== willow ==
Design LASER, start of the top module:
module LASER (
    input CLK,
    input RST,
    input [3:0] X,
    input [3:0] Y,
    output reg [3:0] C1X,
    output reg [3:0] C1Y,
    output reg [3:0] C2X,
    output reg [3:0] C2Y,
    output reg DONE);
For scale: roughly 1,800 cells after synthesis, about 18,000 um^2 of cells after synthesis.
Settings: LEC_CHECK=0, ABC_AREA=1, CAP_MARGIN=20, CELL_PAD_IN_SITES_GLOBAL_PLACEMENT=3, CORE_ASPECT_RATIO=1.42, CORE_MARGIN=6, CORE_UTILIZATION=63, CTS_CLUSTER_SIZE=91, GPL_ROUTABILITY_DRIVEN=0, GPL_TIMING_DRIVEN=1, HOLD_SLACK_MARGIN=-0.09, MAX_ROUTING_LAYER=met4, PLACE_DENSITY=0.53, SETUP_SLACK_MARGIN=-0.06, SLEW_MARGIN=30; clock period 10.0 ns.
run.sh (not shown) runs the stock make flow with config.mk's settings and CLKGATE_MAP_FILE=.
For willow, the flow was terminated by a tool error in 3_1_place_gp_skip_io and produced no final design.
[inputs] onyx vs willow
Settings: removing CTS_CLUSTER_SIZE (formerly 91); removing PLACE_DENSITY (formerly 0.53); changing SLEW_MARGIN from 30 to 20; removing GPL_TIMING_DRIVEN (formerly 1); removing HOLD_SLACK_MARGIN (formerly -0.09); changing CORE_UTILIZATION from 63 to 64; removing GPL_ROUTABILITY_DRIVEN (formerly 0); removing MAX_ROUTING_LAYER (formerly met4); removing CELL_PAD_IN_SITES_GLOBAL_PLACEMENT (formerly 3); removing SETUP_SLACK_MARGIN (formerly -0.06); removing CORE_ASPECT_RATIO (formerly 1.42); changing CORE_MARGIN from 6 to 2; removing ABC_AREA (formerly 1); changing the clock period (ns, I/O delays scaled along) from 10.0 to 3.51.
## What came out
Compared with willow, in onyx adder-cell share of the synthesized area moved up; xor/xnor cell area share of the yosys netlist climbed 3.5 points. onyx ends up with a number of instances in the synthesized netlist that is 432 lower than in willow. onyx vs. willow: area of the die went down by about 12%. Of onyx and willow, it is onyx that has the higher die boundary width. onyx: flow complete, layout not clean; failing: negative setup slack.
[inputs] maple vs onyx
Settings: changing CORE_UTILIZATION from 64 to 67; setting SETUP_SLACK_MARGIN to -0.25 for the first time; setting CTS_CLUSTER_SIZE to 18 for the first time.
From the logs: maple reached the end of the flow and failed the layout checks with negative setup slack.
Delta (maple minus onyx): clock latency on the worst-skew pair now larger, total area of sequential cells shows no meaningful change, non-clock buffer count +11, cell area after placement saw little to no change.
In maple the final cell count turned out 1.5% lower than in onyx.
On proportion of final cell area spent on non-clock buffers: maple sits above onyx.

* * *

LASER again, from the RTL that the note above started with.
==> flow/config.mk <==
export PLATFORM = sky130hd
export DESIGN_NAME = LASER
export DESIGN_NICKNAME = LASER
export VERILOG_FILES = /design/flow/design.v
export SDC_FILE = /design/flow/constraint.sdc
export NUM_CORES = 4
export LEC_CHECK = 0
export ABC_AREA = 1
export CAP_MARGIN = 20
export CORE_MARGIN = 2
export CORE_UTILIZATION = 70
export CTS_CLUSTER_SIZE = 15
export GPL_ROUTABILITY_DRIVEN = 0
export PLACE_DENSITY_LB_ADDON = 0.13
export SETUP_SLACK_MARGIN = 1.54
export SLEW_MARGIN = 20
==> flow/constraint.sdc <==
create_clock -name core_clock -period 5.4 [get_ports {CLK}]
set_input_delay 1.0800 -clock core_clock [delete_from_list [all_inputs] [get_ports {CLK}]]
set_output_delay 1.0800 -clock core_clock [all_outputs]
set_load 0.01 [all_outputs]
The starting point completed and failed the layout checks on setup timing.
Change:
CTS_CLUSTER_DIAMETER = 229   (was default)
GPL_ROUTABILITY_DRIVEN = default   (was 0)
SETUP_SLACK_MARGIN = -0.18   (was 1.54)
clock period = 3.51 ns   (was 5.4 ns; I/O delays follow)
The changed run finished with setup timing left.
Sequential share of layout area went down by 2.1 points.
Setup slack gets worse by 2700 ps.
Power went up by 69%.
Combinational power went up by 98%.
Change:
CORE_UTILIZATION = 67   (was 70)
CTS_CLUSTER_DIAMETER = default   (was 229)
PLACE_DENSITY_LB_ADDON = default   (was 0.13)
SETUP_SLACK_MARGIN = default   (was -0.18)
=>
- The changed run reached the layout checks and failed them: setup timing
- area after synthesis is unchanged
- clock-buffer cell count is higher by 11
- power is lower by 0.74%
- via count is lower by 7.7%
- combinational power is lower by about 7%
Change:
ABC_AREA = default   (was 1)
CORE_UTILIZATION = 66   (was 67)
CTS_CLUSTER_SIZE = default   (was 15)
clock period = 5.43 ns   (was 3.51 ns; I/O delays follow)
=>
- The changed run finished with setup timing left
- synthesized cell count falls by a quarter to a third
- design area is lower by a few percent
- sequential share of layout area went up by 2.4 points
- worst setup slack improves by 1300 ps
- total power came out lower by well over a third
- die area goes down slightly
Change:
CORE_UTILIZATION = 71   (was 66)
PLACE_DENSITY_LB_ADDON = 0.24   (was default)
SETUP_SLACK_MARGIN = 1.57   (was default)
Result: Now the flow died in 5_1_grt; synthesized cell count stays the same; die size shrinks by 6.9%; synthesized area does not change.

* * *

## v42
LASER again, from the RTL that the note above started with.
Design LASER, start of the top module:
module LASER (
    input CLK,
    input RST,
    input [3:0] X,
    input [3:0] Y,
    output reg [3:0] C1X,
    output reg [3:0] C1Y,
    output reg [3:0] C2X,
    output reg [3:0] C2Y,
    output reg DONE);
clock: 9.85 ns
lec_check: 0
abc_area: 1
cap_margin: 0
cell_pad_in_sites_detail_placement: 1
core_margin: 4
core_utilization: 23
cts_cluster_diameter: 129
gpl_timing_driven: 0
hold_slack_margin: 0.14
max_routing_layer: met4
min_routing_layer: met2
place_density_lb_addon: 0.02
slew_margin: 30
tns_end_percent: 70
Setup changes, v42 to v29
Settings: removing GPL_TIMING_DRIVEN (formerly 0); setting SETUP_SLACK_MARGIN to -0.18 for the first time; changing CAP_MARGIN from 0 to 20; removing CTS_CLUSTER_DIAMETER (formerly 129); removing HOLD_SLACK_MARGIN (formerly 0.14); changing CORE_MARGIN from 4 to 2; changing SLEW_MARGIN from 30 to 20; removing MAX_ROUTING_LAYER (formerly met4); removing CELL_PAD_IN_SITES_DETAIL_PLACEMENT (formerly 1); removing MIN_ROUTING_LAYER (formerly met2); removing TNS_END_PERCENT (formerly 70); changing CORE_UTILIZATION from 23 to 70; changing PLACE_DENSITY_LB_ADDON from 0.02 to 0.13; changing the clock period (ns, I/O delays scaled along) from 9.85 to 5.4.
--- outcome ---
- [flow] v29 | stages: complete | final checks: fail | reason: negative setup slack
- Between v42 and v29, first-iteration DRC count increased.
- In v29, combinational cell fraction of total power is higher than in v42.
- Against v42 as the reference, v29 delivers a lower clock latency at the later pin of the worst-skew pair.
- Looking at cell with the largest stage delay on the worst path, the fa_1 result is from v42; the dfxtp_4 one comes from v29.
Setup changes, v29 to v54
Settings: PLACE_DENSITY_LB_ADDON: 0.13 -> unset; ABC_AREA: 1 -> unset; CORE_UTILIZATION: 70 -> 40; SETUP_SLACK_MARGIN: -0.18 -> unset; the clock period (ns, I/O delays scaled along): 5.4 -> 6.5.
Sort v29 and v54 by final instance area, ascending, and v54 comes first. Summary of the comparison: cell-internal power is lower in v54, relative to v29. v54: done, clean on timing, DRC and antenna. Going from v29 to v54, later-pin clock latency in the skew report has decreased; aggregate routed wire length has decreased. Compared with v29, v54 instantiates a smaller number of standard cells.
> inputs changed (v54 -> v8)
Settings: putting SETUP_SLACK_MARGIN at -0.31 where nothing was set; swapping 40 for 70 in CORE_UTILIZATION; putting CTS_CLUSTER_SIZE at 24 where nothing was set; swapping 6.5 for 3.51 in the clock period (ns, I/O delays scaled along).
Every stage of v8 finished as expected; the final checks, on the other hand, flagged negative setup slack, which means the layout fails. The data arrival time of the worst path of v8 exceeds that of v54 by 1.38 ns. NOTE routed wire length on met2 v54->v8 increased by more than half. Delta (v8 minus v54): global-route track usage on met3 increased 14 points, reported clock group power saw an increase. First-pass GRT wire length, v54 and v8, higher one = v8. Filler cell count of v8 falls short of that of v54 by more than half. From v54 to v8, yosys synthesis chip area did not move at all. v8 vs v54 — post-route met1 wirelength climbed by more than 10%.

* * *

Starting RTL as in the previous note.
==> flow/design.v (excerpt) <==
module LASER (
    input CLK,
    input RST,
    input [3:0] X,
    input [3:0] Y,
    output reg [3:0] C1X,
    output reg [3:0] C1Y,
    output reg [3:0] C2X,
    output reg [3:0] C2Y,
    output reg DONE);
  parameter DATA_WIDTH      = 4;
  parameter VALID_POINT_NUM = 40;
  parameter VALID_POINT_NUM_BY_FOUR = 10;
  parameter ITER_NUM        = 4;
  parameter VALID_PTS_WIDTH       = 6;
  parameter RADIUS = 4;
  integer idx,depth;
  reg[6:0] currentState, nextState;
  localparam IDLE         = 7'b0000001;
  localparam RD_DATA      = 7'b0000010;
  localparam FIRST_TRY_C1 = 7'b0000100;
  localparam FIND_C2      = 7'b0001000;
  localparam FIND_C1      = 7'b0010000;
  localparam EVAL         = 7'b0100000;
  localparam FINISH         = 7'b1000000;
  wire state_IDLE         = currentState[0];
  wire state_RD_DATA      = currentState[1];
  wire state_FIRST_TRY_C1 = currentState[2];
  wire state_FIND_C2      = currentState[3];
  wire state_FIND_C1      = currentState[4];
  wire state_EVAL         = currentState[5];
  wire state_DONE         = currentState[6];
  reg[5:0] valid_pts_cnt;
  reg[DATA_WIDTH-1:0] row_ptr,col_ptr;
  reg[2:0] iters_cnt ;
  wire[1:0] rd_data_in_switch = valid_pts_cnt[1:0];
  reg[VALID_PTS_WIDTH-1:0] curr_valid_Num_acc_ff;
  reg[VALID_PTS_WIDTH-1:0] best_Num_ff;
  reg[DATA_WIDTH-1:0] bestC1X_ff,bestC1Y_ff,bestC2X_ff,bestC2Y_ff;
  reg[DATA_WIDTH-1:0] valid_pts_X_cir_buf[0:VALID_POINT_NUM_BY_FOUR-1][0:3];
  reg[DATA_WIDTH-1:0] valid_pts_Y_cir_buf[0:VALID_POINT_NUM_BY_FOUR-1][0:3];
  reg [VALID_PTS_WIDTH-1:0] det_inside_C1;
  reg [VALID_PTS_WIDTH-1:0] det_inside_C2;
  reg [VALID_PTS_WIDTH-1:0] curr_valid_Num_acc_wr;
  wire[3:0] pt_is_in;
  ...
clock: 10.0 ns
lec_check: 0
abc_area: 1
cap_margin: 20
core_margin: 2
core_utilization: 40
cts_cluster_size: 40
gpl_routability_driven: 0
gpl_timing_driven: 0
max_routing_layer: met4
place_density_lb_addon: 0.2
setup_slack_margin: -0.06
slew_margin: 20
Edit:
CORE_UTILIZATION = 72   (was 40)
CTS_CLUSTER_SIZE = not set   (was 40)
GPL_ROUTABILITY_DRIVEN = not set   (was 0)
GPL_TIMING_DRIVEN = not set   (was 0)
MAX_ROUTING_LAYER = not set   (was met4)
PLACE_DENSITY_LB_ADDON = not set   (was 0.2)
SETUP_SLACK_MARGIN = not set   (was -0.06)
clock period = 7.55 ns   (was 10.0 ns; I/O delays follow)
Power rose by well over a third.
First-iteration DRC count went up by well over a third.
Sequential share of layout area goes up by 1.2 points.
Worst setup slack loses 2400 ps.
Non-clock buffer count came out lower by 15.
Global-route usage came out higher by 18 points.
Final area goes down by a few percent.
Register-to-register slack degrades by 2400 ps.
Edit:
ABC_AREA = not set   (was 1)
CORE_UTILIZATION = 31   (was 72)
Outcome:
- design area rises by 0.58%
- global-route usage fell by 23 points
- via count went down by 22%
- cell count went down by 0.72%
- setup slack improved by 81 ps
- count of clock-buffer cells in the layout climbs by 6
- synthesized area shrinks by 2.4%
- combinational power goes down by about 6%
- routed wire length decreases by 19%
- critical path depth went down by 5
Edit:
CORE_UTILIZATION = 71   (was 31)
PLACE_DENSITY = 0.65   (was not set)
SETUP_SLACK_MARGIN = 1.57   (was not set)
clock period = 5.43 ns   (was 7.55 ns; I/O delays follow)
What happened: Now the flow finished but fails on negative setup slack. Clock power increases by 36%. Non-clock buffer count increases by 251. Flip-flop count stays the same. Count of clock-buffer cells in the layout decreases by 3. Critical path depth increases by 7. Sequential share of layout area decreases by 5.7 points. Register-to-register slack loses 2200 ps. Wire length increases by 87%.

* * *

## v49
Starting RTL as in the previous note.
==> flow/design.v (excerpt) <==
module LASER (
    input CLK,
    input RST,
    input [3:0] X,
    input [3:0] Y,
    output reg [3:0] C1X,
    output reg [3:0] C1Y,
    output reg [3:0] C2X,
    output reg [3:0] C2Y,
    output reg DONE);
clock: 10.0 ns
lec_check: 0
abc_area: 1
cap_margin: 20
cell_pad_in_sites_global_placement: 3
core_aspect_ratio: 0.78
core_margin: 9
core_utilization: 40
cts_cluster_size: 40
gpl_routability_driven: 0
gpl_timing_driven: 1
max_routing_layer: met4
place_density: 0.53
setup_slack_margin: -0.06
slew_margin: 20
### v49 -> v24
==> flow/config.mk <==
export PLATFORM = sky130hd
export DESIGN_NAME = LASER
export DESIGN_NICKNAME = LASER
export VERILOG_FILES = /design/flow/design.v
export SDC_FILE = /design/flow/constraint.sdc
export NUM_CORES = 4
export LEC_CHECK = 0
export CAP_MARGIN = 20
export CORE_MARGIN = 2
export CORE_UTILIZATION = 64
export SETUP_SLACK_MARGIN = 0.99
export SLEW_MARGIN = 20
==> flow/constraint.sdc <==
create_clock -name core_clock -period 3.77 [get_ports {CLK}]
set_input_delay 0.7540 -clock core_clock [delete_from_list [all_inputs] [get_ports {CLK}]]
set_output_delay 0.7540 -clock core_clock [all_outputs]
set_load 0.01 [all_outputs]
==> results <==
- The flow ended early for v24: it failed with a tool error in global routing.
- Delta (v24 minus v49): post-placement cell area has increased; total standard cell area after synthesis down 2.4%; distinct cell type count of the synthesized netlist now sits higher; synthesized cell count shrank by 432.
[inputs] v22 vs v24
-- flow/config.mk --
<<< v24, line 10
export CORE_UTILIZATION = 64
export SETUP_SLACK_MARGIN = 0.99
>>> v22, line 10
export CORE_UTILIZATION = 71
export CTS_CLUSTER_DIAMETER = 109
export PLACE_DENSITY = 0.63
==> flow/constraint.sdc <==
create_clock -name core_clock -period 5.43 [get_ports {CLK}]
set_input_delay 1.0860 -clock core_clock [delete_from_list [all_inputs] [get_ports {CLK}]]
set_output_delay 1.0860 -clock core_clock [all_outputs]
set_load 0.01 [all_outputs]
### Flow results
[v22] initial cell density of the core rose 8.2 points relative to v24
The runs compared here, v24 and v22, all ended either early or with open violations.
v22 ran in full, but the layout does not pass; the checks complain about setup timing.
Run status, v24: aborted in global routing, error DPL-0033
Compared with v24, v22 shows a post-cts resize count that is 35% lower.
v22 vs v24 — detailed placer's ending HPWL rose about 9%.
Die size ended up 9.6% lower on v22 than on v24.
Summary of v22 over v24: die width -about 5%; number of setup buffers added after CTS -14; total number of placement rows -4.

* * *

== 01-26 ==
LASER again, from the RTL that the note above started with.
==> flow/design.v (excerpt) <==
module LASER (
    input CLK,
    input RST,
    input [3:0] X,
    input [3:0] Y,
    output reg [3:0] C1X,
    output reg [3:0] C1Y,
    output reg [3:0] C2X,
    output reg [3:0] C2Y,
    output reg DONE);
  parameter DATA_WIDTH      = 4;
  parameter VALID_POINT_NUM = 40;
  parameter VALID_POINT_NUM_BY_FOUR = 10;
  parameter ITER_NUM        = 4;
  parameter VALID_PTS_WIDTH       = 6;
  parameter RADIUS = 4;
  integer idx,depth;
  reg[6:0] currentState, nextState;
  localparam IDLE         = 7'b0000001;
  localparam RD_DATA      = 7'b0000010;
  localparam FIRST_TRY_C1 = 7'b0000100;
  localparam FIND_C2      = 7'b0001000;
  localparam FIND_C1      = 7'b0010000;
  localparam EVAL         = 7'b0100000;
  localparam FINISH         = 7'b1000000;
  wire state_IDLE         = currentState[0];
  wire state_RD_DATA      = currentState[1];
  wire state_FIRST_TRY_C1 = currentState[2];
  wire state_FIND_C2      = currentState[3];
  wire state_FIND_C1      = currentState[4];
  wire state_EVAL         = currentState[5];
  wire state_DONE         = currentState[6];
  reg[5:0] valid_pts_cnt;
  reg[DATA_WIDTH-1:0] row_ptr,col_ptr;
  reg[2:0] iters_cnt ;
  wire[1:0] rd_data_in_switch = valid_pts_cnt[1:0];
  reg[VALID_PTS_WIDTH-1:0] curr_valid_Num_acc_ff;
  reg[VALID_PTS_WIDTH-1:0] best_Num_ff;
  reg[DATA_WIDTH-1:0] bestC1X_ff,bestC1Y_ff,bestC2X_ff,bestC2Y_ff;
  reg[DATA_WIDTH-1:0] valid_pts_X_cir_buf[0:VALID_POINT_NUM_BY_FOUR-1][0:3];
  reg[DATA_WIDTH-1:0] valid_pts_Y_cir_buf[0:VALID_POINT_NUM_BY_FOUR-1][0:3];
  reg [VALID_PTS_WIDTH-1:0] det_inside_C1;
  reg [VALID_PTS_WIDTH-1:0] det_inside_C2;
  reg [VALID_PTS_WIDTH-1:0] curr_valid_Num_acc_wr;
  wire[3:0] pt_is_in;
  wire[DATA_WIDTH-1:0] current_validX1 = valid_pts_X_cir_buf[VALID_POINT_NUM_BY_FOUR-1][0];
  wire[DATA_WIDTH-1:0] current_validY1 = valid_pts_Y_cir_buf[VALID_POINT_NUM_BY_FOUR-1][0];
  wire[DATA_WIDTH-1:0] current_validX2 = valid_pts_X_cir_buf[VALID_POINT_NUM_BY_FOUR-1][1];
  wire[DATA_WIDTH-1:0] current_validY2 = valid_pts_Y_cir_buf[VALID_POINT_NUM_BY_FOUR-1][1];
  wire[DATA_WIDTH-1:0] current_validX3 = valid_pts_X_cir_buf[VALID_POINT_NUM_BY_FOUR-1][2];
  wire[DATA_WIDTH-1:0] current_validY3 = valid_pts_Y_cir_buf[VALID_POINT_NUM_BY_FOUR-1][2];
  ...
Settings: LEC_CHECK=0, CAP_MARGIN=20, CORE_MARGIN=8, CORE_UTILIZATION=20, CTS_CLUSTER_DIAMETER=97, MAX_ROUTING_LAYER=met5, PLACE_DENSITY_LB_ADDON=0.05, SETUP_SLACK_MARGIN=0.88, SLEW_MARGIN=20; clock period 4.82 ns.
Nothing crashed in 01-26 and all stages finished; the problem is that the final layout failed, the offending checks being negative setup slack.
--- input diff 01-26..04-12 ---
- swapping 20 for 68 in CORE_UTILIZATION
- swapping 8 for 2 in CORE_MARGIN
- putting ABC_AREA at 1 where nothing was set
- clearing PLACE_DENSITY_LB_ADDON, which used to be 0.05
- clearing MAX_ROUTING_LAYER, which used to be met5
- clearing CTS_CLUSTER_DIAMETER, which used to be 97
- clearing SETUP_SLACK_MARGIN, which used to be 0.88
- swapping 4.82 for 7.55 in the clock period (ns, I/O delays scaled along)
Findings:
Critical path depth: 04-12 and 01-26 compared, lower one is 01-26. Side by side, cell total after placement turned out lower in 04-12 than in 01-26. 01-26 → 04-12: synthesized cell count +about 30%; sequential share of layout area now sits higher; internal cell power went down; well-tap cell count dropped about 70%. Worst setup slack after layout, 04-12 and 01-26: larger value in 04-12. Between 04-12 and 01-26, the yosys cell count is lower for 01-26. 01-26 and 04-12: one clean run, 04-12; the rest did not finish clean. Although 01-26 finished all stages, its layout failed final checks on negative setup slack. 01-26 has a higher combinational power than 04-12.
Power is estimated from default activity; no workload was simulated.
